--- flow/design.v ---
`timescale 1ns / 1ps
module conv (
input [4:0] stride,
input  conv_enable, 
output reg [18:0] address1 , address2, write_address,
output reg end_reach, full_conv_end, dot_sum_end,
input clk,
input reset,
input [9:0] w1 ,h1,w2,h2,
output reg [9:0] width, height
  );
reg [9:0] H1_index_outer , V1_index_outer ;
reg [5:0]	v1_index_inner , h1_index_inner ;
reg dot_sum_start ;
always @ (posedge clk) begin	 
		if (reset) begin
			H1_index_outer = 0;
			V1_index_outer = 0;
			v1_index_inner = 0;
			h1_index_inner = 0;
			address1 = 0;
			address2 = 0;
			write_address = 0;
			end_reach = 0;
			dot_sum_end = 0;
			dot_sum_start = 1;
			full_conv_end = 0;
			width = 0;
			height = 0;
		end
		else if (conv_enable) begin
				if (dot_sum_start) begin
						v1_index_inner = 0;
						h1_index_inner = 0;
						dot_sum_start = 0;
						dot_sum_end =0;
				end	
				if (!full_conv_end) begin
					address1 = address1 + 2'b01;
					h1_index_inner = h1_index_inner + 2'b01 ;
					if (h1_index_inner == w2) begin			 
						v1_index_inner = v1_index_inner + 1;
						h1_index_inner = 6'b0;								
						address1 = (v1_index_inner + V1_index_outer )* w1 + H1_index_outer;
					end	
					if (v1_index_inner == h2) begin			 
						H1_index_outer = H1_index_outer + stride;
						address1 = V1_index_outer * w1 + H1_index_outer ;
						dot_sum_start = 1;
						dot_sum_end =1;
						v1_index_inner = 6'b0;
					end
					if ((H1_index_outer + w2) > w1	) begin		 
						width = H1_index_outer;
						dot_sum_start = 1;
						V1_index_outer = V1_index_outer + stride;
						H1_index_outer = 10'b0000000000;
						address1 = V1_index_outer * w1;
					end
					if (address1 == h1*w1 ) 		full_conv_end = 1;		 
					if ((address1 + 1) == h1*w1 ) 		height = V1_index_outer + 1;
					address2 = v1_index_inner*w2 + h1_index_inner;
					if (dot_sum_start)	write_address	= write_address + 1;
				end
		end
    end
endmodule 
--- flow/run.sh ---
#!/bin/bash
# the make line also repeats each setting of config.mk as NAME=value (left out here)
make -C /OpenROAD-flow-scripts/flow DESIGN_CONFIG=/design/flow/config.mk WORK_HOME=/design/flow/orfs CLKGATE_MAP_FILE= finish
--- flow/constraint.sdc ---
create_clock -name core_clock -period 5.94 [get_ports {clk}]
set_input_delay 1.1880 -clock core_clock [delete_from_list [all_inputs] [get_ports {clk}]]
set_output_delay 1.1880 -clock core_clock [all_outputs]
set_load 0.01 [all_outputs]
--- flow/config.mk ---
export PLATFORM = sky130hd
export DESIGN_NAME = conv
export DESIGN_NICKNAME = conv
export VERILOG_FILES = /design/flow/design.v
export SDC_FILE = /design/flow/constraint.sdc
export NUM_CORES = 4
export LEC_CHECK = 0
export ABC_AREA = 0
export CAP_MARGIN = 40
export CORE_ASPECT_RATIO = 1.22
export CORE_MARGIN = 10
export CORE_UTILIZATION = 35
export CTS_CLUSTER_DIAMETER = 252
export CTS_CLUSTER_SIZE = 42
export GPL_ROUTABILITY_DRIVEN = 0
export GPL_TIMING_DRIVEN = 0
export HOLD_SLACK_MARGIN = -0.04
export SLEW_MARGIN = 40
export TNS_END_PERCENT = 15
==> results of run 1 <==
==> area by class of cell <==
| type | instances | area, um2 | share of cell area [%] |
|---|---|---|---|
| Multi-Input combinational cell | 2270 | 21700 | 70.9 |
| Timing Repair Buffer | 296 | 2680 | 8.78 |
| Tap cell | 918 | 1150 | 3.76 |
| Sequential cell | 110 | 2220 | 7.26 |
| Clock inverter | 6 | 91.3 | 0.299 |
| Antenna cell | 1 | 2.50 | 0.00819 |
| Clock buffer | 9 | 225 | 0.737 |
| Buffer | 116 | 873 | 2.86 |
| Inverter | 437 | 1650 | 5.39 |
==> stage by stage <==
step / hold WS [ps] / std cells / worst slack [ps]
after floorplan: 476 / 2940 / -2450
after global placement: 441 / 3976 / -5710
after detailed placement: 443 / 3976 / -5770
after CTS: 463 / 4091 / -3150
after global routing: 483 / 4163 / -3470
final: 461 / 4163 / -3190
==> metal layers <==
layer | share of wire, % | up-vias | track usage (%)
li1 | - | 10000 | -
met5 | 0 | - | 0
met1 | 39 | 10500 | 23.7
met2 | 49 | 684 | 36.3
met4 | 6.9 | 0 | 12.4
met3 | 4.6 | 210 | 2.29
==> timing repair <==
action,4_1_cts,5_1_grt
gates cloned,2,1
resized,265,183
buffers inserted,102,73
pin swaps,118,173
setup endpoints to repair,96,95
==> flow_metrics.py, run 1 <==
# Physical implementation metrics
metrics = {
    "logic_synthesis": {
        "share_of_synthesized_registers_carrying_an_async_set_or_reset_pct": 0,
        "mux_area_share_pct": 1.34,
        "netlist_logic_family_top": "adder cells",
        "synth_area_um2": 24100,
        "topCellsByArea": "sky130_fd_sc_hd__fa_1, sky130_fd_sc_hd__ha_1, sky130_fd_sc_hd__dfxtp_1",
        "flop_cell": "sky130_fd_sc_hd__dfxtp_1",
        "yosys-stat-cells": 2938,
        "synth_seq_share_pct": 9.13,
        "synth.most_common_cell": "sky130_fd_sc_hd__inv_1",
        "synth_largest_type_area_fraction_pct": 26.0,
        "yosys.area.top_type": "sky130_fd_sc_hd__fa_1",
        "commonest_cells_in_the_netlist": "sky130_fd_sc_hd__inv_1, sky130_fd_sc_hd__nand2_1, sky130_fd_sc_hd__fa_1, sky130_fd_sc_hd__ha_1, sky130_fd_sc_hd__and2_1",
        "synth-simple-area-share_pct": 20.4,
        "total_number_of_yosys_warnings": 1,
        "aoi_share_pct": 10.8,
        "postSynthAreaPerCell_um2": 8.21,
        "yosys.cell_types.count": 86,
        "synthesis.instances": 2938,
        "synth-edff-count": 0,
        "yosys_area_um2": 24100,
        "number_of_synthesized_register_bits": 110,
        "fa_ha_area_share_pct": 41.3,
        "synth.cellmix.xorXnorShare_pct": 7.94,
    },
    "critical_path": {
        "critPathKind": "in2reg",
        "crit_path_max_fanout": 5,
        "worstReg2RegEnd": "height[0]",
        "crit_path_start_kind": "primary input",
        "timing.critical_path.buf_inv": 7,
        "worst-endpoint-required_ps": 6200,
        "worst_ep_arrival_time_ps": 9390,
        "critical_path_cell_count": 38,
        "timing.critical_path.from": "stride[0]",
        "setup.reg_to_reg.worst_slack_ps": -3160,
        "timing.reg2reg.worst_path_depth": 41,
        "worst_path_max_delay_cell": "sky130_fd_sc_hd__fa_1",
        "cp_slowest_stage_delay_ps": 530,
        "regToRegStartpoint": "dot_sum_start",
        "worstSetupEndpointType": "flop",
        "timing.critical_path.max_delay_family": "adder cells",
        "setup.worst_path.end": "height[0]",
    },
    "detailed_routing": {
        "detailed_route_iter0_violations": 1224,
        "wl_per_cell_um": 20.1,
        "ant_nets": 0,
        "route.final.wire_length_um": 83800,
        "remaining_drc_errors": 0,
        "vias_per_cell": 5.15,
        "dr_total_vias": 21500,
        "first_pass_iters": 5,
    },
    "sta": {
        "transition_time_at_the_pin_with_the_least_slew_margin_ps": 860,
        "setup_violations": 94,
        "timing.final.crit_share_pct": 154,
        "finalHoldViolCount": 0,
        "fmax_mhz": 110,
        "relSlewSlack_pct": 42.7,
        "rsz0062_at_grt": "yes",
        "final.setup_skew_ps": 13.1,
        "finalWorstPathRequiredPeriod_ps": 9130,
        "count_of_final_max_slew_check_failures": 0,
        "finalWorstSetupSlack_ps": -3190,
        "setup_tns_ps": -144950,
    },
    "cts": {
        "clock_tree.buffer_depth": 2,
        "htree_levels": 3,
        "root_buffer": "sky130_fd_sc_hd__clkbuf_16",
        "cts_hold_repair.buffers": 0,
        "clk_pin_slew_worst_paths_ps": 80,
        "cts_sinks": 110,
        "cts-buffers-inserted": 9,
        "latency_at_later_pin_ps": 390,
        "cts_tree": "built",
    },
    "finish": {
        "area_growth_synth_to_finish_pct": 26.7,
        "fin_util_pct": 44.6,
        "fillers": 6825,
        "finalNetCount": 3897,
        "final_area_um2": 30500,
    },
    "power": {
        "power.share.sequential_pct": 12.2,
        "power.share.clock_pct": 10.3,
        "comb_pwr_mw": 5.29,
        "power_clock_mw": 0.700,
        "powerDensity_nw_per_um2": 223,
        "p_sw_share_pct": 52.0,
        "p_int_mw": 3.27,
        "combinationalPowerShare_pct": 77.5,
        "seq_cell_power_mw": 0.833,
        "power_leakage_nw": 14.1,
        "netSwitchingPower_mw": 3.55,
        "top_power_group": "combinational cells",
        "vdd.ir_drop.worst_mv": 0.299,
        "totalPowerFinal_mw": 6.82,
    },
    "floorplan": {
        "placement_rows": 106,
        "die_width_um": 258,
        "die_y_um": 310,
        "core_util_floorplan_pct": 35.2,
        "design.die.area_um2": 79800,
        "core_region_area_um2": 68400,
        "pin_count": 128,
    },
    "outcome": {
        "checkFailReasons": "setup timing",
        "run_status": "failed layout checks",
    },
    "grt": {
        "grt_pass1_wl_um": 127000,
        "grt_use_total_pct": 20.6,
        "grt_max_degree": 19,
        "grt_overflow_total": 0,
        "grt_pass1_vias": 21800,
        "antenna_found_initial": 1,
    },
    "run": {
        "warning_count": 31,
        "max_capacitance_violation_count": 0,
    },
    "place": {
        "count_of_input_and_output_buffers": 118,
        "placedInstanceArea_um2": 26900,
        "dpl_wire_length_um": 66500,
    },
    "worst_hold_path": {
        "worst_hold_startpoint": "address2[0]",
        "holdPathStages": 2,
        "min_to": "address2[0]",
        "worstHoldPathType": "reg2reg",
    },
}
==> inputs of run 2 (changes only) <==
Settings changed: ABC_AREA 0 to default, CAP_MARGIN 40 to 20, CORE_ASPECT_RATIO 1.22 to default, CORE_MARGIN 10 to 2, CORE_UTILIZATION 35 to 70, CTS_CLUSTER_DIAMETER 252 to 142, CTS_CLUSTER_SIZE 42 to 38, GPL_ROUTABILITY_DRIVEN 0 to default, GPL_TIMING_DRIVEN 0 to default, HOLD_SLACK_MARGIN -0.04 to default, SLEW_MARGIN 40 to 20, TNS_END_PERCENT 15 to default.
Clock period 5.94 ns to 8.67 ns, I/O delays scaled along.
==> run 2 against run 1 <==
  * The flow now stops in 5_1_grt
  * Die area is 55% lower
  * Synthesized cell count did not move
  * Area after synthesis unchanged
==> flow_metrics.py, run 2 <==
# Metrics from the implementation run
metrics = {
    "floorplan": {
        "placement_rows": 67,
        "core_region_area_um2": 33700,
        "die_width_um": 190,
        "die_y_um": 190,
        "core_util_floorplan_pct": 71.6,
        "pin_count": 128,
        "design.die.area_um2": 35900,
    },
    "logic_synthesis": {
        "postSynthAreaPerCell_um2": 8.21,
        "synth_area_um2": 24100,
        "flop_cell": "sky130_fd_sc_hd__dfxtp_1",
        "total_number_of_yosys_warnings": 1,
        "mux_area_share_pct": 1.34,
        "yosys-stat-cells": 2938,
        "synth-edff-count": 0,
        "yosys.cell_types.count": 86,
        "synthesis.instances": 2938,
        "synth_largest_type_area_fraction_pct": 26.0,
        "yosys.area.top_type": "sky130_fd_sc_hd__fa_1",
        "synth_seq_share_pct": 9.13,
        "synth.cellmix.xorXnorShare_pct": 7.94,
        "share_of_synthesized_registers_carrying_an_async_set_or_reset_pct": 0,
        "aoi_share_pct": 10.8,
        "synth-simple-area-share_pct": 20.4,
        "netlist_logic_family_top": "adder cells",
        "commonest_cells_in_the_netlist": "sky130_fd_sc_hd__inv_1, sky130_fd_sc_hd__nand2_1, sky130_fd_sc_hd__fa_1, sky130_fd_sc_hd__ha_1, sky130_fd_sc_hd__and2_1",
        "fa_ha_area_share_pct": 41.3,
        "yosys_area_um2": 24100,
        "synth.most_common_cell": "sky130_fd_sc_hd__inv_1",
        "topCellsByArea": "sky130_fd_sc_hd__fa_1, sky130_fd_sc_hd__ha_1, sky130_fd_sc_hd__dfxtp_1",
        "number_of_synthesized_register_bits": 110,
    },
    "cts": {
        "clock_tree.buffer_depth": 2,
        "cts-buffers-inserted": 9,
        "cts_hold_repair.buffers": 0,
        "htree_levels": 3,
        "root_buffer": "sky130_fd_sc_hd__clkbuf_16",
        "cts_sinks": 110,
    },
    "place": {
        "placedInstanceArea_um2": 28900,
        "gp_congestion": 1.02,
        "count_of_input_and_output_buffers": 124,
        "placed_cells_incl_taps": 3839,
        "dpl_wire_length_um": 65400,
    },
    "outcome": {
        "last_flow_stage_reached": "5_1_grt",
        "run_status": "stopped before the end",
    },
}
run 2: stage by stage:
stage / setup WS (ps) / power, mW
2_1_floorplan: -319 / 2.76
3_5_place_dp: -1510 / 4.37
3_3_place_gp: -1200 / 4.24
4_1_cts: -327 / 5.10
run 2: what timing repair did:
| action | in CTS |
|---|---|
| gates resized | 156 |
| cloned | 1 |
| setup endpoints to repair | 18 |
| pin swaps | 102 |
| setup buffers | 45 |
==> inputs of run 3 (changes only) <==
Settings changed: ABC_AREA from default to 1, CAP_MARGIN 20 to 10, CORE_UTILIZATION 70 to 72, CTS_CLUSTER_DIAMETER 142 to 211, CTS_CLUSTER_SIZE 38 to 100, SETUP_SLACK_MARGIN from default to 0.69, TNS_END_PERCENT from default to 10.
Clock period 8.67 ns to 8.4 ns, I/O delays scaled along.
==> run 3 against run 2 <==
  * The layout now fails its checks (setup timing)
  * Area after synthesis rose by 2.3%
  * Die area fell by 0.51%
  * Synthesized cell count rose by 20%
==> flow_metrics.py, run 3 <==
# Physical implementation metrics
metrics = {
    "logic_synthesis": {
        "synth-simple-area-share_pct": 22.3,
        "yosys.area.top_type": "sky130_fd_sc_hd__fa_1",
        "synth_seq_share_pct": 8.92,
        "synth.most_common_cell": "sky130_fd_sc_hd__nand2_1",
        "aoi_share_pct": 8.43,
        "yosys.cell_types.count": 53,
        "netlist_logic_family_top": "adder cells",
        "fa_ha_area_share_pct": 40.4,
        "synth.cellmix.xorXnorShare_pct": 4.93,
        "mux_area_share_pct": 0.0811,
        "synthesis.instances": 3526,
        "total_number_of_yosys_warnings": 1,
        "share_of_synthesized_registers_carrying_an_async_set_or_reset_pct": 0,
        "synth_area_um2": 24700,
        "flop_cell": "sky130_fd_sc_hd__dfxtp_1",
        "yosys_area_um2": 24700,
        "synth_largest_type_area_fraction_pct": 25.4,
        "number_of_synthesized_register_bits": 110,
        "commonest_cells_in_the_netlist": "sky130_fd_sc_hd__nand2_1, sky130_fd_sc_hd__inv_1, sky130_fd_sc_hd__fa_1, sky130_fd_sc_hd__ha_1, sky130_fd_sc_hd__nor2_1",
        "postSynthAreaPerCell_um2": 7.00,
        "topCellsByArea": "sky130_fd_sc_hd__fa_1, sky130_fd_sc_hd__ha_1, sky130_fd_sc_hd__nand2_1",
        "yosys-stat-cells": 3526,
        "synth-edff-count": 0,
    },
    "detailed_routing": {
        "wl_per_cell_um": 22.8,
        "route.final.wire_length_um": 100000,
        "remaining_drc_errors": 0,
        "detailed_route_iter0_violations": 4488,
        "dr_total_vias": 28100,
        "ant_nets": 0,
        "first_pass_iters": 14,
        "vias_per_cell": 6.39,
    },
    "power": {
        "power_clock_mw": 0.497,
        "power.share.sequential_pct": 8.8,
        "totalPowerFinal_mw": 7.02,
        "seq_cell_power_mw": 0.616,
        "vdd.ir_drop.worst_mv": 0.280,
        "p_int_mw": 3.31,
        "powerDensity_nw_per_um2": 228,
        "combinationalPowerShare_pct": 84.1,
        "power_leakage_nw": 17.3,
        "power.share.clock_pct": 7.1,
        "comb_pwr_mw": 5.91,
        "p_sw_share_pct": 52.9,
        "top_power_group": "combinational cells",
        "netSwitchingPower_mw": 3.71,
    },
    "sta": {
        "finalWorstSetupSlack_ps": -1200,
        "transition_time_at_the_pin_with_the_least_slew_margin_ps": 933,
        "fin_worst_hold_slack_ps": 509,
        "final.setup_skew_ps": 25.2,
        "finalHoldViolCount": 0,
        "relSlewSlack_pct": 37.8,
        "setup_violations": 29,
        "rsz0062_at_grt": "yes",
        "timing.final.crit_share_pct": 114,
        "finalWorstPathRequiredPeriod_ps": 9600,
        "fmax_mhz": 104,
        "setup_tns_ps": -15400,
        "count_of_final_max_slew_check_failures": 0,
    },
    "cts": {
        "cts_hold_repair.buffers": 0,
        "clock_tree.buffer_depth": 2,
        "root_buffer": "sky130_fd_sc_hd__clkbuf_16",
        "cts_tree": "built",
        "clk_pin_slew_worst_paths_ps": 90,
        "cts-buffers-inserted": 9,
        "latency_at_later_pin_ps": 390,
        "cts_sinks": 110,
        "htree_levels": 3,
    },
    "critical_path": {
        "worst_path_most_repeated_cell": "sky130_fd_sc_hd__nand2_1",
        "timing.critical_path.max_delay_family": "adder cells",
        "setup.worst_path.end": "address2[15]",
        "worst_ep_arrival_time_ps": 9860,
        "cp_slowest_stage_delay_ps": 700,
        "worst_path_max_delay_cell": "sky130_fd_sc_hd__fa_1",
        "timing.reg2reg.worst_path_depth": 47,
        "timing.critical_path.buf_inv": 10,
        "critical_path_cell_count": 45,
        "worst-endpoint-required_ps": 8660,
        "crit_path_start_kind": "primary input",
        "crit_path_max_fanout": 23,
        "regToRegStartpoint": "dot_sum_start",
        "worstSetupEndpointType": "flop",
        "critPathKind": "in2reg",
        "setup.reg_to_reg.worst_slack_ps": -380,
        "timing.critical_path.from": "w2[9]",
        "worstReg2RegEnd": "address2[15]",
    },
    "place": {
        "dpl_wire_length_um": 67500,
        "place_worst_setup_slack_ps": -842,
        "gp_congestion": 1.06,
        "placed_cells_incl_taps": 4339,
        "count_of_input_and_output_buffers": 124,
        "placedInstanceArea_um2": 28900,
    },
    "outcome": {
        "checkFailReasons": "setup timing",
        "run_status": "failed layout checks",
    },
    "grt": {
        "use_met3_pct": 14.8,
        "antenna_found_initial": 3,
        "grt.busiest_layer": "met2",
        "grt_pass1_wl_um": 138000,
        "use_met1_pct": 57.5,
        "grt_use_total_pct": 49.4,
        "grt_overflow_total": 0,
        "grt_pass1_vias": 27200,
        "global_route.usage.met2_pct": 78.7,
        "grt_max_degree": 72,
    },
    "finish": {
        "final_area_um2": 30900,
        "fin_util_pct": 91.8,
        "area_growth_synth_to_finish_pct": 25.0,
        "finalNetCount": 4609,
        "final-instance-count-excl-fill": 4406,
    },
    "floorplan": {
        "die_y_um": 189,
        "die_width_um": 189,
        "pin_count": 128,
        "design.die.area_um2": 35800,
        "core_region_area_um2": 33600,
        "core_util_floorplan_pct": 73.4,
        "placement_rows": 67,
    },
    "worst_hold_path": {
        "worst_hold_startpoint": "h1_index_inner[1]",
        "holdPathStages": 2,
        "min_to": "h1_index_inner[1]",
        "worstHoldPathType": "reg2reg",
    },
    "run": {
        "warning_count": 34,
        "max_capacitance_violation_count": 0,
    },
}
## run 3: timing repair
action | CTS | global route
setup buffers | 24 | 24
resized | 157 | 186
pin swaps | 87 | 126
endpoints found under the setup margin | 40 | 87
gates cloned | 1 | 1
## run 3: final cells by class
| type | instances | area, um2 |
|---|---|---|
| clock inverters | 7 | 83.8 |
| inverters | 843 | 3170 |
| fillers | 1401 | 2770 |
| repair buffers | 529 | 4470 |
| flip-flops and latches | 110 | 2210 |
| well taps | 448 | 561 |
| multi-input cells | 2459 | 20100 |
| diodes | 1 | 2.50 |
| clock buffers | 9 | 225 |
## run 3: metal layers
layer / part of all wire, % / vias to the layer above
li1: - / 11500
met1: 31 / 12700
met2: 42 / 2847
met3: 16 / 1092
met4: 11 / 4
met5: 0.076 / -
==> inputs of run 4 (changes only) <==
Settings changed: ABC_AREA 1 to default, CAP_MARGIN 10 to 20, CORE_UTILIZATION 72 to 67, CTS_CLUSTER_DIAMETER 211 to 43, CTS_CLUSTER_SIZE 100 to 27, SETUP_SLACK_MARGIN 0.69 to default, TNS_END_PERCENT 10 to default.
Clock period 8.4 ns to 8.5 ns, I/O delays scaled along.
==> run 4 against run 3 <==
  * The layout still fails its checks (setup timing)
  * Count of clock-buffer cells in the layout rose by 2
  * Die area grew 4.9%
  * Largest cell class unchanged
  * Area after synthesis down 2.3%
==> flow_metrics.py, run 4 <==
# Physical implementation metrics
metrics = {
    "outcome": {
        "checkFailReasons": "setup timing",
        "run_status": "failed layout checks",
    },
    "power": {
        "p_sw_share_pct": 48.3,
        "combinationalPowerShare_pct": 81.6,
        "seq_cell_power_mw": 0.572,
        "vdd.ir_drop.worst_mv": 0.316,
        "netSwitchingPower_mw": 2.76,
        "powerDensity_nw_per_um2": 185,
        "comb_pwr_mw": 4.65,
        "power.share.sequential_pct": 10.0,
        "p_int_mw": 2.95,
        "power_clock_mw": 0.479,
        "power_leakage_nw": 15.3,
        "top_power_group": "combinational cells",
        "power.share.clock_pct": 8.4,
    },
    "finish": {
        "finalNetCount": 4139,
        "fin_util_pct": 87.0,
        "area_growth_synth_to_finish_pct": 28.1,
    },
    "sta": {
        "relSlewSlack_pct": 30.7,
        "setup_violations": 82,
        "finalHoldViolCount": 0,
        "finalWorstSetupSlack_ps": -2260,
        "finalWorstPathRequiredPeriod_ps": 10760,
        "transition_time_at_the_pin_with_the_least_slew_margin_ps": 1030,
        "count_of_final_max_slew_check_failures": 0,
        "timing.final.crit_share_pct": 127,
        "setup_tns_ps": -60390,
        "final.setup_skew_ps": 28.7,
        "fmax_mhz": 92.9,
        "rsz0062_at_grt": "yes",
    },
    "logic_synthesis": {
        "yosys-stat-cells": 2938,
        "yosys_area_um2": 24100,
        "commonest_cells_in_the_netlist": "sky130_fd_sc_hd__inv_1, sky130_fd_sc_hd__nand2_1, sky130_fd_sc_hd__fa_1, sky130_fd_sc_hd__ha_1, sky130_fd_sc_hd__and2_1",
        "netlist_logic_family_top": "adder cells",
        "synth.most_common_cell": "sky130_fd_sc_hd__inv_1",
        "share_of_synthesized_registers_carrying_an_async_set_or_reset_pct": 0,
        "synth_area_um2": 24100,
        "synth_seq_share_pct": 9.13,
        "yosys.area.top_type": "sky130_fd_sc_hd__fa_1",
        "fa_ha_area_share_pct": 41.3,
        "topCellsByArea": "sky130_fd_sc_hd__fa_1, sky130_fd_sc_hd__ha_1, sky130_fd_sc_hd__dfxtp_1",
        "aoi_share_pct": 10.8,
        "synth.cellmix.xorXnorShare_pct": 7.94,
        "postSynthAreaPerCell_um2": 8.21,
        "synth_largest_type_area_fraction_pct": 26.0,
        "yosys.cell_types.count": 86,
        "synth-edff-count": 0,
        "synthesis.instances": 2938,
        "synth-simple-area-share_pct": 20.4,
        "total_number_of_yosys_warnings": 1,
        "mux_area_share_pct": 1.34,
        "flop_cell": "sky130_fd_sc_hd__dfxtp_1",
        "number_of_synthesized_register_bits": 110,
    },
    "worst_hold_path": {
        "worstHoldPathType": "reg2reg",
        "worst_hold_startpoint": "address2[0]",
        "holdPathStages": 2,
        "min_to": "address2[0]",
    },
    "grt": {
        "grt_overflow_total": 0,
        "grt_max_degree": 82,
        "grt_pass1_wl_um": 138000,
        "grt_pass1_vias": 26300,
        "grt_use_total_pct": 47.0,
        "antenna_found_initial": 6,
    },
    "floorplan": {
        "design.die.area_um2": 37500,
        "core_region_area_um2": 35500,
        "die_width_um": 194,
        "die_y_um": 194,
        "placement_rows": 69,
        "pin_count": 128,
        "core_util_floorplan_pct": 68.0,
    },
    "critical_path": {
        "worst_path_max_delay_cell": "sky130_fd_sc_hd__nor2_1",
        "crit_path_max_fanout": 7,
        "critical_path_cell_count": 40,
        "cp_slowest_stage_delay_ps": 770,
        "critPathKind": "in2reg",
        "timing.critical_path.from": "w2[2]",
        "worstReg2RegEnd": "height[5]",
        "timing.reg2reg.worst_path_depth": 41,
        "timing.critical_path.max_delay_family": "simple AND/OR/NAND/NOR gates",
        "crit_path_start_kind": "primary input",
        "worst_ep_arrival_time_ps": 11050,
        "setup.reg_to_reg.worst_slack_ps": -2110,
        "timing.critical_path.buf_inv": 7,
        "worstSetupEndpointType": "flop",
        "regToRegStartpoint": "dot_sum_start",
        "setup.worst_path.end": "height[5]",
        "worst-endpoint-required_ps": 8780,
    },
    "detailed_routing": {
        "remaining_drc_errors": 0,
        "wl_per_cell_um": 24.8,
        "detailed_route_iter0_violations": 3355,
        "dr_total_vias": 25800,
        "route.final.wire_length_um": 97900,
        "ant_nets": 0,
        "first_pass_iters": 22,
        "vias_per_cell": 6.52,
    },
    "run": {
        "warning_count": 34,
        "max_capacitance_violation_count": 0,
    },
    "place": {
        "dpl_wire_length_um": 65100,
        "count_of_input_and_output_buffers": 124,
        "gp_congestion": 0.988,
    },
    "cts": {
        "htree_levels": 3,
        "root_buffer": "sky130_fd_sc_hd__clkbuf_16",
        "cts_hold_repair.buffers": 0,
        "clk_pin_slew_worst_paths_ps": 90,
        "cts-buffers-inserted": 9,
        "cts_tree": "built",
        "latency_at_later_pin_ps": 420,
        "cts_sinks": 110,
        "clock_tree.buffer_depth": 2,
    },
}
-- run 4: metal layers --
| layer | vias to the layer above | GRT usage [%] | routed length, um |
|---|---|---|---|
| li1 | 10500 | - | - |
| met1 | 12100 | 54.2 | 32500 |
| met2 | 2275 | 77.3 | 42600 |
| met3 | 962 | 12.0 | 12800 |
| met4 | 6 | 31.5 | 9900 |
| met5 | - | 0 | 74 |
-- run 4: per-stage QoR --
step / power, mW / hold slack, ps / cell area, um2 / setup slack (ps) / std cells
after global placement: 4.44 / 439 / 29100 / -1560 / 3881
after CTS: 5.46 / 456 / 30500 / -512 / 3930
final: 5.71 / 462 / 30900 / -2260 / 3952
after global routing: 6.04 / 487 / 30900 / -2360 / 3949
after floorplan: 2.81 / 476 / 24300 / -455 / 2940
after detailed placement: 4.56 / 447 / 29100 / -1740 / 3881
-- run 4: layout make-up --
type	count	area, um2
diodes	4	10.0
clock buffers	11	253
clock inverters	5	48.8
fillers	1735	4600
inverters	437	1640
multi-input cells	2269	20700
flip-flops and latches	110	2210
well taps	461	577
repair buffers	655	5410
-- run 4: timing repair --
item / CTS / global route
pin swaps: 108 / 59
setup endpoints to repair: 19 / 31
setup buffers: 32 / 17
gates cloned: 2 / 0
resized: 181 / 82
==> inputs of run 5 (changes only) <==
Settings changed: ABC_AREA from default to 1, CAP_MARGIN 20 to 10, CELL_PAD_IN_SITES_DETAIL_PLACEMENT from default to 0, CORE_UTILIZATION 67 to 34, CTS_CLUSTER_DIAMETER 43 to default, CTS_CLUSTER_SIZE 27 to default, GPL_ROUTABILITY_DRIVEN from default to 1, MAX_ROUTING_LAYER from default to met5, PLACE_DENSITY_LB_ADDON from default to 0.09, TNS_END_PERCENT from default to 95.
Clock period 8.5 ns to 6.13 ns, I/O delays scaled along.
==> run 5 against run 4 <==
  * The layout still fails its checks (setup timing)
  * Global-route usage down 22 points
  * Combinational power up 86%
  * Via count down 5.7%
  * Sequential share of layout area down 0.93 points
  * Area after synthesis up 2.3%
  * Clock skew down 17 ps
  * Synthesized cell count up 20%
  * Sequential cell count unchanged
  * Critical path depth up 13
==> flow_metrics.py, run 5 <==
# Physical implementation metrics
metrics = {
    "critical_path": {
        "timing.reg2reg.worst_path_depth": 53,
        "critPathKind": "reg2reg",
        "worstSetupEndpointType": "flop",
        "timing.critical_path.from": "dot_sum_start",
        "setup.worst_path.end": "height[9]",
        "critical_path_cell_count": 53,
        "timing.critical_path.buf_inv": 16,
        "worstReg2RegEnd": "height[9]",
        "worst_path_max_delay_cell": "sky130_fd_sc_hd__fa_1",
        "crit_path_max_fanout": 6,
        "cp_slowest_stage_delay_ps": 560,
        "worst-endpoint-required_ps": 6420,
        "regToRegStartpoint": "dot_sum_start",
        "timing.critical_path.max_delay_family": "adder cells",
        "crit_path_start_kind": "flop",
        "setup.reg_to_reg.worst_slack_ps": -2030,
        "worst_ep_arrival_time_ps": 8450,
    },
    "finish": {
        "finalNetCount": 4962,
        "area_growth_synth_to_finish_pct": 43.8,
    },
    "logic_synthesis": {
        "topCellsByArea": "sky130_fd_sc_hd__fa_1, sky130_fd_sc_hd__ha_1, sky130_fd_sc_hd__nand2_1",
        "yosys.area.top_type": "sky130_fd_sc_hd__fa_1",
        "synth_largest_type_area_fraction_pct": 25.4,
        "commonest_cells_in_the_netlist": "sky130_fd_sc_hd__nand2_1, sky130_fd_sc_hd__inv_1, sky130_fd_sc_hd__fa_1, sky130_fd_sc_hd__ha_1, sky130_fd_sc_hd__nor2_1",
        "synth_area_um2": 24700,
        "synth_seq_share_pct": 8.92,
        "synth-simple-area-share_pct": 22.3,
        "synthesis.instances": 3526,
        "fa_ha_area_share_pct": 40.4,
        "postSynthAreaPerCell_um2": 7.00,
        "netlist_logic_family_top": "adder cells",
        "synth.most_common_cell": "sky130_fd_sc_hd__nand2_1",
        "yosys-stat-cells": 3526,
        "yosys_area_um2": 24700,
        "number_of_synthesized_register_bits": 110,
        "total_number_of_yosys_warnings": 1,
        "synth-edff-count": 0,
        "synth.cellmix.xorXnorShare_pct": 4.93,
        "yosys.cell_types.count": 53,
        "share_of_synthesized_registers_carrying_an_async_set_or_reset_pct": 0,
        "flop_cell": "sky130_fd_sc_hd__dfxtp_1",
        "aoi_share_pct": 8.43,
        "mux_area_share_pct": 0.0811,
    },
    "power": {
        "powerDensity_nw_per_um2": 286,
        "p_int_mw": 5.18,
        "totalPowerFinal_mw": 10.1,
        "vdd.ir_drop.worst_mv": 0.290,
        "power_clock_mw": 0.652,
        "netSwitchingPower_mw": 4.96,
        "top_power_group": "combinational cells",
        "p_sw_share_pct": 48.9,
        "power.share.sequential_pct": 8.1,
        "power.share.clock_pct": 6.4,
        "comb_pwr_mw": 8.67,
        "seq_cell_power_mw": 0.823,
        "power_leakage_nw": 19.2,
        "combinationalPowerShare_pct": 85.5,
    },
    "grt": {
        "grt_pass1_vias": 25000,
        "grt_pass1_wl_um": 142000,
        "antenna_found_initial": 2,
        "grt_overflow_total": 0,
        "grt_max_degree": 72,
        "grt_use_total_pct": 24.6,
    },
    "detailed_routing": {
        "remaining_drc_errors": 0,
        "wl_per_cell_um": 17.2,
        "ant_nets": 0,
        "dr_total_vias": 24300,
        "first_pass_iters": 5,
        "vias_per_cell": 4.62,
        "diodes": 0,
        "detailed_route_iter0_violations": 1132,
        "route.final.wire_length_um": 90500,
    },
    "floorplan": {
        "core_util_floorplan_pct": 34.5,
        "pin_count": 128,
        "core_region_area_um2": 71600,
        "placement_rows": 98,
        "design.die.area_um2": 74700,
        "die_y_um": 273,
        "die_width_um": 273,
    },
    "cts": {
        "root_buffer": "sky130_fd_sc_hd__clkbuf_16",
        "clock_tree.buffer_depth": 2,
        "cts_tree": "built",
        "latency_at_later_pin_ps": 400,
        "clk_pin_slew_worst_paths_ps": 80,
        "htree_levels": 3,
        "cts-buffers-inserted": 9,
        "cts_hold_repair.buffers": 0,
        "cts_sinks": 110,
    },
    "sta": {
        "transition_time_at_the_pin_with_the_least_slew_margin_ps": 1020,
        "timing.final.crit_share_pct": 133,
        "fmax_mhz": 123,
        "finalWorstPathRequiredPeriod_ps": 8160,
        "final.setup_skew_ps": 11.2,
        "finalWorstSetupSlack_ps": -2030,
        "count_of_final_max_slew_check_failures": 0,
        "rsz0062_at_grt": "yes",
        "relSlewSlack_pct": 32.2,
        "fin_worst_hold_slack_ps": 471,
        "finalHoldViolCount": 0,
        "setup_violations": 76,
    },
    "worst_hold_path": {
        "worstHoldPathType": "reg2reg",
        "min_to": "v1_index_inner[1]",
        "worst_hold_startpoint": "v1_index_inner[1]",
        "holdPathStages": 2,
    },
    "place": {
        "place_worst_setup_slack_ps": -2610,
        "gp_congestion": 0.906,
        "count_of_input_and_output_buffers": 124,
        "dpl_wire_length_um": 73200,
    },
    "run": {
        "max_capacitance_violation_count": 0,
        "warning_count": 31,
    },
    "outcome": {
        "run_status": "failed layout checks",
        "checkFailReasons": "setup timing",
    },
}
[run 5: stage by stage]
stage               utilization, %  cells  TNS, ps  area, um2
floorplan                        -   3528   -32550      25200
global placement              44.6   5109  -130020      31900
detailed placement            44.6   5109  -131670      31900
CTS                           47.9   5230   -63850      34300
global route                  49.5   5259   -94090      35500
finish                        49.5   5259   -57920      35500
[run 5: per-layer routing]
| layer | GRT usage (%) | share of wire, % | up-vias |
|---|---|---|---|
| met5 | 0 | 0.029 | - |
| met4 | 6.30 | 2.9 | 4 |
| met3 | 2.55 | 3.5 | 109 |
| met2 | 42.5 | 48 | 434 |
| met1 | 32.6 | 46 | 11600 |
| li1 | - | - | 12200 |
[run 5: repair_timing]
item	in CTS	in global routing
endpoints found under the hold margin	0	0
cloned	6	2
gates resized	362	256
setup buffers	115	56
pin swaps	162	195
endpoints found under the setup margin	93	93
[run 5: final cells by class]
cell class                      count  area [um2]
Multi-Input combinational cell   2461       21000
Clock buffer                       10         229
Timing Repair Buffer              880        7620
Fill cell                        7339       36100
Inverter                          843        3210
Sequential cell                   110        2210
Clock inverter                      5        66.3
Tap cell                          950        1190
==> inputs of run 6 (changes only) <==
Settings changed: ABC_AREA 1 to default, CAP_MARGIN 10 to 15, CELL_PAD_IN_SITES_DETAIL_PLACEMENT 0 to default, CORE_UTILIZATION 34 to 70, CTS_CLUSTER_DIAMETER from default to 142, CTS_CLUSTER_SIZE from default to 38, GPL_ROUTABILITY_DRIVEN 1 to default, MAX_ROUTING_LAYER met5 to default, PLACE_DENSITY_LB_ADDON 0.09 to default, SETUP_SLACK_MARGIN from default to 1.72, TNS_END_PERCENT 95 to default.
Clock period 6.13 ns to 5.97 ns, I/O delays scaled along.
==> run 6 against run 5 <==
  * Die area shrank 52%
  * Area after synthesis shrank 2.3%
  * The run now fails in 5_1_grt
  * Synthesized cell count shrank 17%
==> flow_metrics.py, run 6 <==
# Metrics from the implementation run
metrics = {
    "cts": {
        "clock_tree.buffer_depth": 2,
        "cts-buffers-inserted": 9,
        "htree_levels": 3,
        "cts_sinks": 110,
        "root_buffer": "sky130_fd_sc_hd__clkbuf_16",
        "cts_hold_repair.buffers": 0,
    },
    "logic_synthesis": {
        "postSynthAreaPerCell_um2": 8.21,
        "number_of_synthesized_register_bits": 110,
        "synth-simple-area-share_pct": 20.4,
        "synth.cellmix.xorXnorShare_pct": 7.94,
        "yosys_area_um2": 24100,
        "aoi_share_pct": 10.8,
        "share_of_synthesized_registers_carrying_an_async_set_or_reset_pct": 0,
        "fa_ha_area_share_pct": 41.3,
        "synthesis.instances": 2938,
        "yosys.area.top_type": "sky130_fd_sc_hd__fa_1",
        "mux_area_share_pct": 1.34,
        "topCellsByArea": "sky130_fd_sc_hd__fa_1, sky130_fd_sc_hd__ha_1, sky130_fd_sc_hd__dfxtp_1",
        "total_number_of_yosys_warnings": 1,
        "synth-edff-count": 0,
        "yosys.cell_types.count": 86,
        "commonest_cells_in_the_netlist": "sky130_fd_sc_hd__inv_1, sky130_fd_sc_hd__nand2_1, sky130_fd_sc_hd__fa_1, sky130_fd_sc_hd__ha_1, sky130_fd_sc_hd__and2_1",
        "synth.most_common_cell": "sky130_fd_sc_hd__inv_1",
        "synth_largest_type_area_fraction_pct": 26.0,
        "synth_seq_share_pct": 9.13,
        "yosys-stat-cells": 2938,
        "flop_cell": "sky130_fd_sc_hd__dfxtp_1",
        "synth_area_um2": 24100,
        "netlist_logic_family_top": "adder cells",
    },
    "place": {
        "count_of_input_and_output_buffers": 124,
        "dpl_wire_length_um": 68900,
        "placed_cells_incl_taps": 3959,
        "gp_congestion": 1.10,
    },
    "floorplan": {
        "core_util_floorplan_pct": 71.6,
        "design.die.area_um2": 35900,
        "die_width_um": 190,
        "die_y_um": 190,
        "placement_rows": 67,
        "pin_count": 128,
        "core_region_area_um2": 33700,
    },
    "outcome": {
        "last_flow_stage_reached": "5_1_grt",
        "error_line": "[ERROR GRT-0116] Global routing finished with congestion. Check the congestion regions in the DRC Viewer.",
        "run_status": "stopped before the end",
    },
    "grt": {
        "grt_use_total_pct": 84.6,
        "grt_overflow_total": 251,
    },
}
[run 6: layer usage]
layer / overflow / GRT usage, %
met1: 9 / 83.2
met3: 8 / 72.1
met5: 1 / 44.8
met2: 122 / 98.2
met4: 111 / 88.6
[run 6: through the flow]
stage	area, um2	hold WS, ps	utilization (%)	setup WS [ps]
after floorplan	24800	476	-	-2420
after CTS	32800	454	97.3	-2730
after global placement	30200	439	89.7	-3370
after detailed placement	30200	444	89.7	-3740
[run 6: repair_timing]
| item | CTS |
|---|---|
| gates resized | 368 |
| setup buffers | 86 |
| pin swaps | 196 |
| setup endpoints to repair | 106 |
| gates cloned | 4 |
==> inputs of run 7 (changes only) <==
Settings changed: ABC_AREA from default to 1, CAP_MARGIN 15 to 20, CORE_UTILIZATION 70 to 72, CTS_CLUSTER_DIAMETER 142 to 327, CTS_CLUSTER_SIZE 38 to 96, PLACE_DENSITY from default to 0.85, SETUP_SLACK_MARGIN 1.72 to default.
Clock period 5.97 ns to 7.67 ns, I/O delays scaled along.
==> run 7 against run 6 <==
  * Die area shrank 0.51%
  * The flow again stops in 5_1_grt
  * Area after synthesis grew 2.3%
  * Synthesized cell count grew 20%
==> flow_metrics.py, run 7 <==
# Metrics from the implementation run
metrics = {
    "logic_synthesis": {
        "topCellsByArea": "sky130_fd_sc_hd__fa_1, sky130_fd_sc_hd__ha_1, sky130_fd_sc_hd__nand2_1",
        "fa_ha_area_share_pct": 40.4,
        "yosys.area.top_type": "sky130_fd_sc_hd__fa_1",
        "netlist_logic_family_top": "adder cells",
        "synth-edff-count": 0,
        "total_number_of_yosys_warnings": 1,
        "aoi_share_pct": 8.43,
        "postSynthAreaPerCell_um2": 7.00,
        "synth_largest_type_area_fraction_pct": 25.4,
        "synthesis.instances": 3526,
        "synth_area_um2": 24700,
        "synth.cellmix.xorXnorShare_pct": 4.93,
        "mux_area_share_pct": 0.0811,
        "synth-simple-area-share_pct": 22.3,
        "share_of_synthesized_registers_carrying_an_async_set_or_reset_pct": 0,
        "synth.most_common_cell": "sky130_fd_sc_hd__nand2_1",
        "yosys_area_um2": 24700,
        "synth_seq_share_pct": 8.92,
        "flop_cell": "sky130_fd_sc_hd__dfxtp_1",
        "yosys.cell_types.count": 53,
        "number_of_synthesized_register_bits": 110,
        "yosys-stat-cells": 3526,
        "commonest_cells_in_the_netlist": "sky130_fd_sc_hd__nand2_1, sky130_fd_sc_hd__inv_1, sky130_fd_sc_hd__fa_1, sky130_fd_sc_hd__ha_1, sky130_fd_sc_hd__nor2_1",
    },
    "floorplan": {
        "die_y_um": 189,
        "die_width_um": 189,
        "core_region_area_um2": 33600,
        "core_util_floorplan_pct": 73.4,
        "pin_count": 128,
        "design.die.area_um2": 35800,
        "placement_rows": 67,
    },
    "place": {
        "gp_congestion": 1.02,
        "place_worst_setup_slack_ps": -1510,
        "dpl_wire_length_um": 70400,
        "count_of_input_and_output_buffers": 124,
        "placedInstanceArea_um2": 29900,
    },
    "outcome": {
        "run_status": "stopped before the end",
        "last_flow_stage_reached": "5_1_grt",
        "error_line": "[ERROR GRT-0232] Routing congestion too high. Check the congestion heatmap in the GUI.",
    },
    "grt": {
        "grt_use_total_pct": 116,
        "grt_overflow_total": 5762,
    },
    "cts": {
        "clock_tree.buffer_depth": 2,
        "cts-buffers-inserted": 9,
        "root_buffer": "sky130_fd_sc_hd__clkbuf_16",
        "htree_levels": 3,
        "cts_sinks": 110,
    },
}
[run 7: per-layer routing]
metal  track usage (%)  GRT overflow
met1              93.8            94
met2               166          4700
met3              84.8            90
met4               124           855
met5              67.0            23
[run 7: timing repair]
action / CTS
setup buffers: 85
gates resized: 162
endpoints found under the setup margin: 34
hold buffers: 0
hold endpoints to repair: 0
gates cloned: 2
pin swaps: 118
[run 7: through the flow]
step / power [mW] / std cells
floorplan: 4.07 / 3528
global placement: 6.15 / 4477
CTS: 7.27 / 4579
detailed placement: 6.40 / 4477
==> inputs of run 8 (changes only) <==
Settings changed: ABC_AREA 1 to default, CAP_MARGIN 20 to 40, CELL_PAD_IN_SITES_GLOBAL_PLACEMENT from default to 1, CORE_ASPECT_RATIO from default to 0.73, CORE_UTILIZATION 72 to 36, CTS_CLUSTER_DIAMETER 327 to 192, CTS_CLUSTER_SIZE 96 to 59, GPL_TIMING_DRIVEN from default to 1, HOLD_SLACK_MARGIN from default to -0.1, PLACE_DENSITY 0.85 to 0.52, TNS_END_PERCENT from default to 50.
Clock period 7.67 ns to 16.8 ns, I/O delays scaled along.
==> run 8 against run 7 <==
  * Now clean on timing, DRC and antenna
  * Die area rose by 93%
  * Area after synthesis decreased by 2.3%
  * Synthesized cell count fell by 17%
==> flow_metrics.py, run 8 <==
# Physical implementation metrics
metrics = {
    "floorplan": {
        "die_y_um": 225,
        "core_region_area_um2": 66600,
        "die_width_um": 307,
        "pin_count": 128,
        "core_util_floorplan_pct": 36.2,
        "design.die.area_um2": 69100,
        "placement_rows": 81,
    },
    "sta": {
        "relSlewSlack_pct": 41.2,
        "rsz0062_at_grt": "no",
        "fmax_mhz": 74.5,
        "finalHoldViolCount": 0,
        "transition_time_at_the_pin_with_the_least_slew_margin_ps": 879,
        "setup_tns_ps": 0,
        "finalWorstPathRequiredPeriod_ps": 13420,
        "count_of_final_max_slew_check_failures": 0,
        "final.setup_skew_ps": 25.0,
        "timing.final.crit_share_pct": 79.9,
        "finalWorstSetupSlack_ps": 3380,
        "setup_violations": 0,
    },
    "critical_path": {
        "timing.critical_path.buf_inv": 3,
        "setup.reg_to_reg.worst_slack_ps": 5160,
        "setup.worst_path.end": "height[6]",
        "critPathKind": "in2reg",
        "regToRegStartpoint": "v1_index_inner[0]",
        "crit_path_start_kind": "primary input",
        "timing.critical_path.max_delay_family": "AND-OR/OR-AND gates",
        "worst_path_max_delay_cell": "sky130_fd_sc_hd__nor2b_1",
        "worst_ep_arrival_time_ps": 13690,
        "timing.critical_path.from": "w2[6]",
        "crit_path_max_fanout": 37,
        "worst-endpoint-required_ps": 17070,
        "critical_path_cell_count": 38,
        "worstReg2RegEnd": "height[6]",
        "cp_slowest_stage_delay_ps": 700,
        "worstSetupEndpointType": "flop",
        "timing.reg2reg.worst_path_depth": 41,
        "worst_path_most_repeated_cell": "sky130_fd_sc_hd__a21oi_1",
    },
    "cts": {
        "cts-buffers-inserted": 9,
        "latency_at_later_pin_ps": 410,
        "cts_hold_repair.buffers": 0,
        "root_buffer": "sky130_fd_sc_hd__clkbuf_16",
        "cts_tree": "built",
        "cts_sinks": 110,
        "clk_pin_slew_worst_paths_ps": 90,
        "cts_repair_resize_count": 0,
        "clock_tree.buffer_depth": 2,
        "cts_setup_buffers": 0,
        "htree_levels": 3,
    },
    "run": {
        "max_capacitance_violation_count": 0,
        "warning_count": 29,
    },
    "finish": {
        "fin_util_pct": 40.0,
        "fillers": 6878,
        "finalNetCount": 3665,
        "sequential_standard_cell_area_um2": 2200,
        "multi_input_comb_area_um2": 19800,
        "area_growth_synth_to_finish_pct": 10.6,
        "final_area_um2": 26700,
    },
    "detailed_routing": {
        "route.final.wire_length_um": 79800,
        "vias_per_cell": 5.12,
        "dr_total_vias": 19900,
        "remaining_drc_errors": 0,
        "detailed_route_iter0_violations": 1194,
        "ant_nets": 0,
        "first_pass_iters": 7,
        "wl_per_cell_um": 20.5,
    },
    "worst_hold_path": {
        "holdPathStages": 2,
        "worstHoldPathType": "reg2reg",
        "min_to": "address2[13]",
        "worst_hold_startpoint": "address2[13]",
    },
    "logic_synthesis": {
        "synth-simple-area-share_pct": 20.4,
        "fa_ha_area_share_pct": 41.3,
        "synth_seq_share_pct": 9.13,
        "synth-edff-count": 0,
        "aoi_share_pct": 10.8,
        "flop_cell": "sky130_fd_sc_hd__dfxtp_1",
        "netlist_logic_family_top": "adder cells",
        "number_of_synthesized_register_bits": 110,
        "topCellsByArea": "sky130_fd_sc_hd__fa_1, sky130_fd_sc_hd__ha_1, sky130_fd_sc_hd__dfxtp_1",
        "yosys_area_um2": 24100,
        "postSynthAreaPerCell_um2": 8.21,
        "total_number_of_yosys_warnings": 1,
        "mux_area_share_pct": 1.34,
        "yosys-stat-cells": 2938,
        "synthesis.instances": 2938,
        "synth_largest_type_area_fraction_pct": 26.0,
        "synth.cellmix.xorXnorShare_pct": 7.94,
        "synth_area_um2": 24100,
        "synth.most_common_cell": "sky130_fd_sc_hd__inv_1",
        "yosys.area.top_type": "sky130_fd_sc_hd__fa_1",
        "share_of_synthesized_registers_carrying_an_async_set_or_reset_pct": 0,
        "commonest_cells_in_the_netlist": "sky130_fd_sc_hd__inv_1, sky130_fd_sc_hd__nand2_1, sky130_fd_sc_hd__fa_1, sky130_fd_sc_hd__ha_1, sky130_fd_sc_hd__and2_1",
        "yosys.cell_types.count": 86,
    },
    "grt": {
        "grt_max_degree": 61,
        "grt_pass1_vias": 20000,
        "antenna_found_initial": 3,
        "grt_pass1_wl_um": 123000,
        "grt_use_total_pct": 23.6,
        "grt_overflow_total": 0,
    },
    "power": {
        "totalPowerFinal_mw": 2.17,
        "power_clock_mw": 0.250,
        "comb_pwr_mw": 1.63,
        "powerDensity_nw_per_um2": 81.3,
        "p_int_mw": 1.00,
        "vdd.ir_drop.worst_mv": 0.0672,
        "seq_cell_power_mw": 0.290,
        "power_leakage_nw": 12.6,
        "netSwitchingPower_mw": 1.16,
        "combinationalPowerShare_pct": 75.1,
        "p_sw_share_pct": 53.8,
        "power.share.sequential_pct": 13.4,
        "power.share.clock_pct": 11.5,
        "top_power_group": "combinational cells",
    },
    "place": {
        "count_of_input_and_output_buffers": 124,
        "gp_congestion": 0.850,
        "dpl_wire_length_um": 63800,
        "place_worst_setup_slack_ps": 3220,
        "placedInstanceArea_um2": 26300,
    },
    "outcome": {
        "run_status": "finished clean",
    },
}
## run 8: final cells by class
class                           instances  share of cell area, %
Antenna cell                            1                0.00938
Clock buffer                            9                  0.845
Clock inverter                          7                  0.333
Inverter                              437                   6.15
Multi-Input combinational cell       2269                   74.1
Sequential cell                       110                   8.26
Tap cell                              871                   4.09
Timing Repair Buffer                  181                   6.24
## run 8: stage by stage
stage	cells	hold WS (ps)
final	3885	458
after global placement	3865	440
after global routing	3884	485
after floorplan	2940	476
after detailed placement	3868	451
after CTS	3884	463
## run 8: metal layers
layer | vias up | global-route usage (%) | wire (um)
met5 | - | 0 | 0
met4 | 0 | 4.05 | 896
met3 | 44 | 3.42 | 3640
met2 | 392 | 35.4 | 33800
met1 | 9911 | 35.9 | 41400
li1 | 9529 | - | -
==> inputs of run 9 (changes only) <==
Settings changed: CAP_MARGIN 40 to 0, CELL_PAD_IN_SITES_GLOBAL_PLACEMENT 1 to 0, CORE_ASPECT_RATIO 0.73 to 0.99, CORE_UTILIZATION 36 to 72, CTS_CLUSTER_SIZE 59 to 40, GPL_TIMING_DRIVEN 1 to default, HOLD_SLACK_MARGIN -0.1 to default, MAX_ROUTING_LAYER from default to met4, PLACE_DENSITY 0.52 to 0.65, SETUP_SLACK_MARGIN from default to 2.72, TNS_END_PERCENT 50 to default.
Clock period 16.8 ns to 9.32 ns, I/O delays scaled along.
==> run 9 against run 8 <==
  * The flow now stops in 5_1_grt
  * Area after synthesis unchanged
  * Die area is 49% lower
  * Synthesized cell count stayed put
==> flow_metrics.py, run 9 <==
# Metrics from the implementation run
metrics = {
    "place": {
        "gp_congestion": 1.08,
        "dpl_wire_length_um": 61000,
        "count_of_input_and_output_buffers": 124,
        "placedInstanceArea_um2": 27900,
        "placed_cells_incl_taps": 3650,
    },
    "floorplan": {
        "die_width_um": 188,
        "core_region_area_um2": 32900,
        "placement_rows": 66,
        "pin_count": 128,
        "core_util_floorplan_pct": 73.2,
        "die_y_um": 186,
        "design.die.area_um2": 35000,
    },
    "cts": {
        "htree_levels": 3,
        "cts_hold_repair.buffers": 0,
        "clock_tree.buffer_depth": 2,
        "cts_sinks": 110,
        "cts-buffers-inserted": 9,
        "root_buffer": "sky130_fd_sc_hd__clkbuf_16",
    },
    "logic_synthesis": {
        "synth_largest_type_area_fraction_pct": 26.0,
        "synth-simple-area-share_pct": 20.4,
        "yosys.cell_types.count": 86,
        "fa_ha_area_share_pct": 41.3,
        "synthesis.instances": 2938,
        "synth_seq_share_pct": 9.13,
        "share_of_synthesized_registers_carrying_an_async_set_or_reset_pct": 0,
        "synth_area_um2": 24100,
        "yosys-stat-cells": 2938,
        "number_of_synthesized_register_bits": 110,
        "topCellsByArea": "sky130_fd_sc_hd__fa_1, sky130_fd_sc_hd__ha_1, sky130_fd_sc_hd__dfxtp_1",
        "synth-edff-count": 0,
        "flop_cell": "sky130_fd_sc_hd__dfxtp_1",
        "yosys_area_um2": 24100,
        "netlist_logic_family_top": "adder cells",
        "aoi_share_pct": 10.8,
        "commonest_cells_in_the_netlist": "sky130_fd_sc_hd__inv_1, sky130_fd_sc_hd__nand2_1, sky130_fd_sc_hd__fa_1, sky130_fd_sc_hd__ha_1, sky130_fd_sc_hd__and2_1",
        "yosys.area.top_type": "sky130_fd_sc_hd__fa_1",
        "synth.cellmix.xorXnorShare_pct": 7.94,
        "mux_area_share_pct": 1.34,
        "synth.most_common_cell": "sky130_fd_sc_hd__inv_1",
        "total_number_of_yosys_warnings": 1,
        "postSynthAreaPerCell_um2": 8.21,
    },
    "outcome": {
        "last_flow_stage_reached": "5_1_grt",
        "run_status": "stopped before the end",
    },
}
run 9: per-stage QoR:
step | worst slack, ps | hold WS (ps)
after CTS | 342 | 462
after detailed placement | -645 | 451
after global placement | -463 | 440
after floorplan | 207 | 476
run 9: timing repair:
action / CTS
pin swaps: 101
hold endpoints to repair: 0
gates resized: 133
setup endpoints to repair: 95
setup buffers: 84
cloned: 2
==> inputs of run 10 (changes only) <==
Settings changed: ABC_AREA from default to 1, CAP_MARGIN 0 to 40, CORE_ASPECT_RATIO 0.99 to default, CORE_UTILIZATION 72 to 15, CTS_CLUSTER_DIAMETER 192 to 143, CTS_CLUSTER_SIZE 40 to 68, HOLD_SLACK_MARGIN from default to 0.04, MAX_ROUTING_LAYER met4 to default, MIN_ROUTING_LAYER from default to met1, PLACE_DENSITY 0.65 to default, PLACE_DENSITY_LB_ADDON from default to 0.2, SETUP_SLACK_MARGIN 2.72 to default.
Clock period 9.32 ns to 6.95 ns, I/O delays scaled along.
==> run 10 against run 9 <==
  * The layout now fails its checks (setup timing)
  * Synthesized cell count grew 20%
  * Area after synthesis grew 2.3%
  * Die area grew to 4.8 times the previous value
==> flow_metrics.py, run 10 <==
# Physical implementation metrics
metrics = {
    "critical_path": {
        "worst_path_most_repeated_cell": "sky130_fd_sc_hd__nand2_2",
        "timing.critical_path.from": "dot_sum_start",
        "crit_path_max_fanout": 7,
        "critical_path_cell_count": 52,
        "worst_ep_arrival_time_ps": 8550,
        "worst_path_max_delay_cell": "sky130_fd_sc_hd__fa_1",
        "worstSetupEndpointType": "flop",
        "setup.reg_to_reg.worst_slack_ps": -1230,
        "crit_path_start_kind": "flop",
        "timing.critical_path.buf_inv": 11,
        "timing.reg2reg.worst_path_depth": 52,
        "regToRegStartpoint": "dot_sum_start",
        "timing.critical_path.max_delay_family": "adder cells",
        "worst-endpoint-required_ps": 7310,
        "critPathKind": "reg2reg",
        "worstReg2RegEnd": "height[2]",
        "cp_slowest_stage_delay_ps": 520,
        "setup.worst_path.end": "height[2]",
    },
    "logic_synthesis": {
        "synth.most_common_cell": "sky130_fd_sc_hd__nand2_1",
        "synth_seq_share_pct": 8.92,
        "yosys_area_um2": 24700,
        "yosys.area.top_type": "sky130_fd_sc_hd__fa_1",
        "aoi_share_pct": 8.43,
        "total_number_of_yosys_warnings": 1,
        "topCellsByArea": "sky130_fd_sc_hd__fa_1, sky130_fd_sc_hd__ha_1, sky130_fd_sc_hd__nand2_1",
        "mux_area_share_pct": 0.0811,
        "fa_ha_area_share_pct": 40.4,
        "synth_largest_type_area_fraction_pct": 25.4,
        "synth.cellmix.xorXnorShare_pct": 4.93,
        "synth_area_um2": 24700,
        "share_of_synthesized_registers_carrying_an_async_set_or_reset_pct": 0,
        "commonest_cells_in_the_netlist": "sky130_fd_sc_hd__nand2_1, sky130_fd_sc_hd__inv_1, sky130_fd_sc_hd__fa_1, sky130_fd_sc_hd__ha_1, sky130_fd_sc_hd__nor2_1",
        "synth-simple-area-share_pct": 22.3,
        "postSynthAreaPerCell_um2": 7.00,
        "netlist_logic_family_top": "adder cells",
        "yosys-stat-cells": 3526,
        "yosys.cell_types.count": 53,
        "synthesis.instances": 3526,
        "synth-edff-count": 0,
        "flop_cell": "sky130_fd_sc_hd__dfxtp_1",
        "number_of_synthesized_register_bits": 110,
    },
    "sta": {
        "final.setup_skew_ps": 23.4,
        "finalHoldViolCount": 0,
        "transition_time_at_the_pin_with_the_least_slew_margin_ps": 782,
        "rsz0062_at_grt": "yes",
        "finalWorstSetupSlack_ps": -1230,
        "relSlewSlack_pct": 47.5,
        "finalWorstPathRequiredPeriod_ps": 8180,
        "fin_worst_hold_slack_ps": 469,
        "timing.final.crit_share_pct": 118,
        "setup_violations": 40,
        "count_of_final_max_slew_check_failures": 0,
        "fmax_mhz": 122,
    },
    "grt": {
        "antenna_found_initial": 8,
        "grt_use_total_pct": 12.2,
        "use_met3_pct": 1.88,
        "global_route.usage.met2_pct": 20.6,
        "grt.busiest_layer": "met2",
        "grt_overflow_total": 0,
        "grt_pass1_vias": 25100,
        "grt_max_degree": 53,
        "grt_pass1_wl_um": 154000,
        "use_met1_pct": 16.1,
    },
    "power": {
        "totalPowerFinal_mw": 8.94,
        "p_sw_share_pct": 50.7,
        "vdd.ir_drop.worst_mv": 0.273,
        "power.share.sequential_pct": 8.2,
        "power_leakage_nw": 19.1,
        "seq_cell_power_mw": 0.734,
        "comb_pwr_mw": 7.59,
        "power.share.clock_pct": 6.9,
        "power_clock_mw": 0.616,
        "p_int_mw": 4.41,
        "top_power_group": "combinational cells",
        "powerDensity_nw_per_um2": 246,
        "netSwitchingPower_mw": 4.53,
        "combinationalPowerShare_pct": 84.9,
    },
    "cts": {
        "clock_tree.buffer_depth": 2,
        "cts_tree": "built",
        "htree_levels": 3,
        "latency_at_later_pin_ps": 430,
        "root_buffer": "sky130_fd_sc_hd__clkbuf_16",
        "cts_hold_repair.buffers": 0,
        "cts_sinks": 110,
        "cts-buffers-inserted": 9,
        "clk_pin_slew_worst_paths_ps": 100,
    },
    "detailed_routing": {
        "route.final.wire_length_um": 103000,
        "vias_per_cell": 3.71,
        "first_pass_iters": 5,
        "detailed_route_iter0_violations": 1125,
        "dr_total_vias": 24000,
        "remaining_drc_errors": 0,
        "ant_nets": 0,
        "wl_per_cell_um": 15.9,
    },
    "place": {
        "placedInstanceArea_um2": 33400,
        "count_of_input_and_output_buffers": 124,
        "dpl_wire_length_um": 86100,
        "gp_congestion": 0.852,
    },
    "outcome": {
        "checkFailReasons": "setup timing",
        "run_status": "failed layout checks",
    },
    "worst_hold_path": {
        "worstHoldPathType": "reg2reg",
        "worst_hold_startpoint": "v1_index_inner[1]",
        "holdPathStages": 2,
        "min_to": "v1_index_inner[1]",
    },
    "run": {
        "warning_count": 31,
        "max_capacitance_violation_count": 0,
    },
    "floorplan": {
        "die_width_um": 410,
        "core_region_area_um2": 163000,
        "core_util_floorplan_pct": 15.1,
        "pin_count": 128,
        "placement_rows": 148,
        "die_y_um": 410,
        "design.die.area_um2": 168000,
    },
    "finish": {
        "area_growth_synth_to_finish_pct": 47.2,
        "final_area_um2": 36300,
        "sequential_standard_cell_area_um2": 2210,
        "fin_util_pct": 22.3,
        "multi_input_comb_area_um2": 20500,
        "finalNetCount": 4945,
        "fillers": 18200,
    },
}
-- run 10: cell type report --
cell class,instances,area share [%]
Tap cell,2175,7.49
Multi-Input combinational cell,2460,56.4
Timing Repair Buffer,864,20.4
Sequential cell,110,6.08
Clock buffer,9,0.620
Antenna cell,2,0.0138
Clock inverter,7,0.227
Inverter,843,8.79
-- run 10: stage by stage --
step	worst slack [ps]	TNS (ps)	std cells
after floorplan	-923	-10430	3528
after global placement	-2050	-80780	6340
after detailed placement	-2060	-82380	6341
after CTS	-1270	-21910	6441
after global routing	-1740	-43760	6469
final	-1230	-24020	6470
-- run 10: layer usage --
layer | wire length [um] | up-vias | part of all wire (%)
met3 | 4260 | 80 | 4.1
met2 | 48100 | 342 | 47
met4 | 2370 | 6 | 2.3
li1 | - | 12200 | -
met1 | 48400 | 11400 | 47
met5 | 35 | - | 0.034
-- run 10: timing repair --
item                                    4_1_cts  5_1_grt
buffers inserted                             90       37
pin swaps                                   160      138
endpoints found under the hold margin         0        0
gates resized                               286      220
endpoints found under the setup margin       72       89
gates cloned                                  3        7
==> inputs of run 11 (changes only) <==
Settings changed: ABC_AREA 1 to default, CAP_MARGIN 40 to 20, CELL_PAD_IN_SITES_DETAIL_PLACEMENT from default to 2, CELL_PAD_IN_SITES_GLOBAL_PLACEMENT 0 to 1, CORE_ASPECT_RATIO from default to 0.73, CORE_MARGIN 2 to 4, CORE_UTILIZATION 15 to 52, CTS_CLUSTER_DIAMETER 143 to 361, CTS_CLUSTER_SIZE 68 to 21, GPL_ROUTABILITY_DRIVEN from default to 1, GPL_TIMING_DRIVEN from default to 0, HOLD_SLACK_MARGIN 0.04 to -0.1, MIN_ROUTING_LAYER met1 to default, PLACE_DENSITY from default to 0.52, PLACE_DENSITY_LB_ADDON 0.2 to default, TNS_END_PERCENT from default to 85.
Clock period 6.95 ns to 7.38 ns, I/O delays scaled along.
==> run 11 against run 10 <==
  * The flow now stops in 3_5_place_dp
  * Area after synthesis is 2.3% lower
  * Synthesized cell count down 17%
  * Die area decreased by 70%
==> flow_metrics.py, run 11 <==
# Metrics from the implementation run
metrics = {
    "outcome": {
        "run_status": "stopped before the end",
        "last_flow_stage_reached": "3_5_place_dp",
        "error_line": "[ERROR DPL-0033] detailed placement checks failed during check placement.",
    },
    "logic_synthesis": {
        "synthesis.instances": 2938,
        "yosys.area.top_type": "sky130_fd_sc_hd__fa_1",
        "yosys_area_um2": 24100,
        "postSynthAreaPerCell_um2": 8.21,
        "netlist_logic_family_top": "adder cells",
        "synth-simple-area-share_pct": 20.4,
        "commonest_cells_in_the_netlist": "sky130_fd_sc_hd__inv_1, sky130_fd_sc_hd__nand2_1, sky130_fd_sc_hd__fa_1, sky130_fd_sc_hd__ha_1, sky130_fd_sc_hd__and2_1",
        "share_of_synthesized_registers_carrying_an_async_set_or_reset_pct": 0,
        "number_of_synthesized_register_bits": 110,
        "synth_largest_type_area_fraction_pct": 26.0,
        "synth-edff-count": 0,
        "total_number_of_yosys_warnings": 1,
        "synth.cellmix.xorXnorShare_pct": 7.94,
        "synth_seq_share_pct": 9.13,
        "yosys.cell_types.count": 86,
        "topCellsByArea": "sky130_fd_sc_hd__fa_1, sky130_fd_sc_hd__ha_1, sky130_fd_sc_hd__dfxtp_1",
        "fa_ha_area_share_pct": 41.3,
        "synth_area_um2": 24100,
        "aoi_share_pct": 10.8,
        "synth.most_common_cell": "sky130_fd_sc_hd__inv_1",
        "flop_cell": "sky130_fd_sc_hd__dfxtp_1",
        "mux_area_share_pct": 1.34,
        "yosys-stat-cells": 2938,
    },
    "floorplan": {
        "core_util_floorplan_pct": 52.6,
        "design.die.area_um2": 49900,
        "placement_rows": 67,
        "die_y_um": 192,
        "core_region_area_um2": 45900,
        "pin_count": 128,
        "die_width_um": 260,
    },
    "place": {
        "gp_congestion": 0.979,
        "count_of_input_and_output_buffers": 118,
    },
}
[run 11: stage by stage]
stage | std cells | hold WS, ps | setup slack, ps | cell area (um2) | power, mW
global placement | 3679 | 441 | -3960 | 26400 | 4.38
floorplan | 2940 | 476 | -1350 | 24500 | 3.34
Power figures rest on the tool's default switching activity, not on a simulated workload.
